Design bicubic, start of the top module:
module bicubic(clk, rst, act, in, out_0, out_1, out_2, out_3);
For scale: about 830 flip-flops, ~43 I/O pins, roughly 52,000 um^2 of cells after synthesis.
Settings: LEC_CHECK=0, ABC_AREA=1, CAP_MARGIN=5, CELL_PAD_IN_SITES_DETAIL_PLACEMENT=0, CELL_PAD_IN_SITES_GLOBAL_PLACEMENT=0, CORE_ASPECT_RATIO=0.72, CORE_MARGIN=2, CORE_UTILIZATION=72, CTS_CLUSTER_SIZE=80, MAX_ROUTING_LAYER=met4, SETUP_SLACK_MARGIN=-0.05, SLEW_MARGIN=20, TNS_END_PERCENT=15; clock period 4.77 ns.
run.sh (not shown) runs the stock make flow with config.mk's settings and CLKGATE_MAP_FILE=.
The starting point never finished: it broke off in global routing.
Change:
--- a/flow/config.mk
+++ b/flow/config.mk
@@ -7,5 +7,5 @@
 export LEC_CHECK = 0
 export ABC_AREA = 1
-export CAP_MARGIN = 5
+export CAP_MARGIN = 20
 export CELL_PAD_IN_SITES_DETAIL_PLACEMENT = 0
 export CELL_PAD_IN_SITES_GLOBAL_PLACEMENT = 0
@@ -15,4 +15,5 @@
 export CTS_CLUSTER_SIZE = 80
 export MAX_ROUTING_LAYER = met4
+export PLACE_DENSITY_LB_ADDON = 0.02
 export SETUP_SLACK_MARGIN = -0.05
 export SLEW_MARGIN = 20
==> flow/constraint.sdc (replaced) <==
create_clock -name core_clock -period 5.19 [get_ports {clk}]
set_input_delay 1.0380 -clock core_clock [delete_from_list [all_inputs] [get_ports {clk}]]
set_output_delay 1.0380 -clock core_clock [all_outputs]
set_load 0.01 [all_outputs]
=> This time the run produced a layout that fails on negative setup slack. Synthesized area does not change. Die size stays the same. Synthesized cell count is unchanged.
Change:
==> flow/config.mk (replaced) <==
export PLATFORM = sky130hd
export DESIGN_NAME = bicubic
export DESIGN_NICKNAME = bicubic
export VERILOG_FILES = /design/flow/design.v
export SDC_FILE = /design/flow/constraint.sdc
export NUM_CORES = 4
export LEC_CHECK = 0
export ABC_AREA = 1
export CAP_MARGIN = 20
export CORE_MARGIN = 2
export CORE_UTILIZATION = 72
export CTS_CLUSTER_DIAMETER = 395
export SLEW_MARGIN = 20
==> flow/constraint.sdc (replaced) <==
create_clock -name core_clock -period 2.58 [get_ports {clk}]
set_input_delay 0.5160 -clock core_clock [delete_from_list [all_inputs] [get_ports {clk}]]
set_output_delay 0.5160 -clock core_clock [all_outputs]
set_load 0.01 [all_outputs]
With this change the flow stopped in clock tree synthesis on DPL-0038.
Die size hardly moves.
Synthesized cell count is unchanged.
Area after synthesis does not change.
Change:
--- a/flow/config.mk
+++ b/flow/config.mk
@@ -11,3 +11,6 @@
 export CORE_UTILIZATION = 72
 export CTS_CLUSTER_DIAMETER = 395
+export CTS_CLUSTER_SIZE = 94
+export SETUP_SLACK_MARGIN = 0.42
 export SLEW_MARGIN = 20
+export TNS_END_PERCENT = 5
==> flow/constraint.sdc (replaced) <==
create_clock -name core_clock -period 2.5 [get_ports {clk}]
set_input_delay 0.5000 -clock core_clock [delete_from_list [all_inputs] [get_ports {clk}]]
set_output_delay 0.5000 -clock core_clock [all_outputs]
set_load 0.01 [all_outputs]
The new run stopped in global routing (GRT-0116).
Synthesized cell count is unchanged.
Die area is unchanged.
Synthesized area does not change.

--- another note on this design; it stands on its own ---

==> run a <==
==> flow/design.v (excerpt) <==
module bicubic(clk, rst, act, in, out_0, out_1, out_2, out_3);
	input clk,rst,act;
	input [7:0] in;
  wire oooooooooooooooo;
	wire [7:0] in_0,in_1,in_2,in_3;   
	output [7:0] out_0, out_1, out_2, out_3;
	wire [1:0] ooooooooooo;
	wire[14:0] x_weight_sum_0;
	wire[14:0] x_weight_sum_1;
	wire[14:0] x_weight_sum_2;
	wire[14:0] x_weight_sum_3;
	wire[7:0] y_weight_sum_0;	
	wire[7:0] y_weight_sum_1;
	wire[7:0] y_weight_sum_2;
	wire[7:0] y_weight_sum_3;
	 input_array A(.clk(clk), .rst(rst), .act(act), .in(in),
					.out_0(in_3), .out_1(in_2), .out_2(in_1), .out_3(in_0));
	reg[14:0] array0_0 [3:0];
	reg[14:0] array0_1 [3:0];
	reg[14:0] array1_0 [3:0];
	reg[14:0] array1_1 [3:0];
	reg[14:0] array2_0 [3:0];
	reg[14:0] array2_1 [3:0];
	reg[14:0] array3_0 [3:0];
	reg[14:0] array3_1 [3:0];
	reg[1:0] mux_sel;
	reg switch;
	wire[14:0] dm0_0_0, dm0_1_0, dm0_2_0, dm0_3_0, 				
					  dm0_0_1, dm0_1_1, dm0_2_1, dm0_3_1,
  ...
export LEC_CHECK = 0
export CAP_MARGIN = 20
export CELL_PAD_IN_SITES_DETAIL_PLACEMENT = 0
export CELL_PAD_IN_SITES_GLOBAL_PLACEMENT = 0
export CORE_ASPECT_RATIO = 0.72
export CORE_MARGIN = 2
export CORE_UTILIZATION = 60
export CTS_CLUSTER_SIZE = 80
export MAX_ROUTING_LAYER = met4
export SETUP_SLACK_MARGIN = 2.55
export SLEW_MARGIN = 20
export TNS_END_PERCENT = 15
create_clock -name core_clock -period 8.85 [get_ports {clk}]
run.sh (not shown) runs the stock make flow with config.mk's settings and CLKGATE_MAP_FILE=.
==> run b (differences from run a) <==
==> flow/config.mk (replaced) <==
export PLATFORM = sky130hd
export DESIGN_NAME = bicubic
export DESIGN_NICKNAME = bicubic
export VERILOG_FILES = /design/flow/design.v
export SDC_FILE = /design/flow/constraint.sdc
export NUM_CORES = 4
export LEC_CHECK = 0
export CAP_MARGIN = 20
export CELL_PAD_IN_SITES_GLOBAL_PLACEMENT = 1
export CORE_MARGIN = 2
export CORE_UTILIZATION = 40
export CTS_CLUSTER_SIZE = 28
export SLEW_MARGIN = 20
==> flow/constraint.sdc (replaced) <==
create_clock -name core_clock -period 10.0 [get_ports {clk}]
set_input_delay 2.0000 -clock core_clock [delete_from_list [all_inputs] [get_ports {clk}]]
set_output_delay 2.0000 -clock core_clock [all_outputs]
set_load 0.01 [all_outputs]
==> qor summary <==
quantity                                                                              run b                    run a
Nonclk buf count                                                                        100                      140
Non-clock buffering overhead in the final layout                                     1.570%                   2.356%
Total number of tap cells                                                              1650                     1104
M1 wire length                                                                     61.23 mm                 64.95 mm
Height of the die                                                                  358.9 um                 249.8 um
Sort of element at the end of the critical path                                        flop           primary output
Final weighted congestion in routability-driven placement                            0.8941                   0.9343
Worst max-slew margin expressed relative to the limit                                24.90%                   17.00%
Worst path arrival time                                                             7.95 ns                  4.70 ns
Sequential share of cell area                                                        39.02%                   39.33%
Critical Path Stages                                                                     20                       17
Number of antenna violations at the first check in global routing                         6                        2
Critical setup path kind                                                         reg -> reg               reg -> out
Highest net fanout along the worst path                                                  45                        4
End point of the worst hold path                                      A.input_array_0[3][2]    A.input_array_0[2][6]
Post-layout instance area                                                         56110 um2                55670 um2
Cells after DPL                                                                        6052                     5515
Number of buffers added for setup after CTS                                               0                        1
Startpoint of the worst setup timing path                                            switch             y2.temp_3[7]
Total length of routed met3 wires                                                  5.578 mm                 14.63 mm
Net count reported at finish                                                           5251                     5280
Pin count of the biggest net entering global routing                                    126                       66
Run status                                                          complete, no violations  complete, no violations
Clock latency of the later-clocked register in the worst-skew pair                  0.74 ns                  0.66 ns
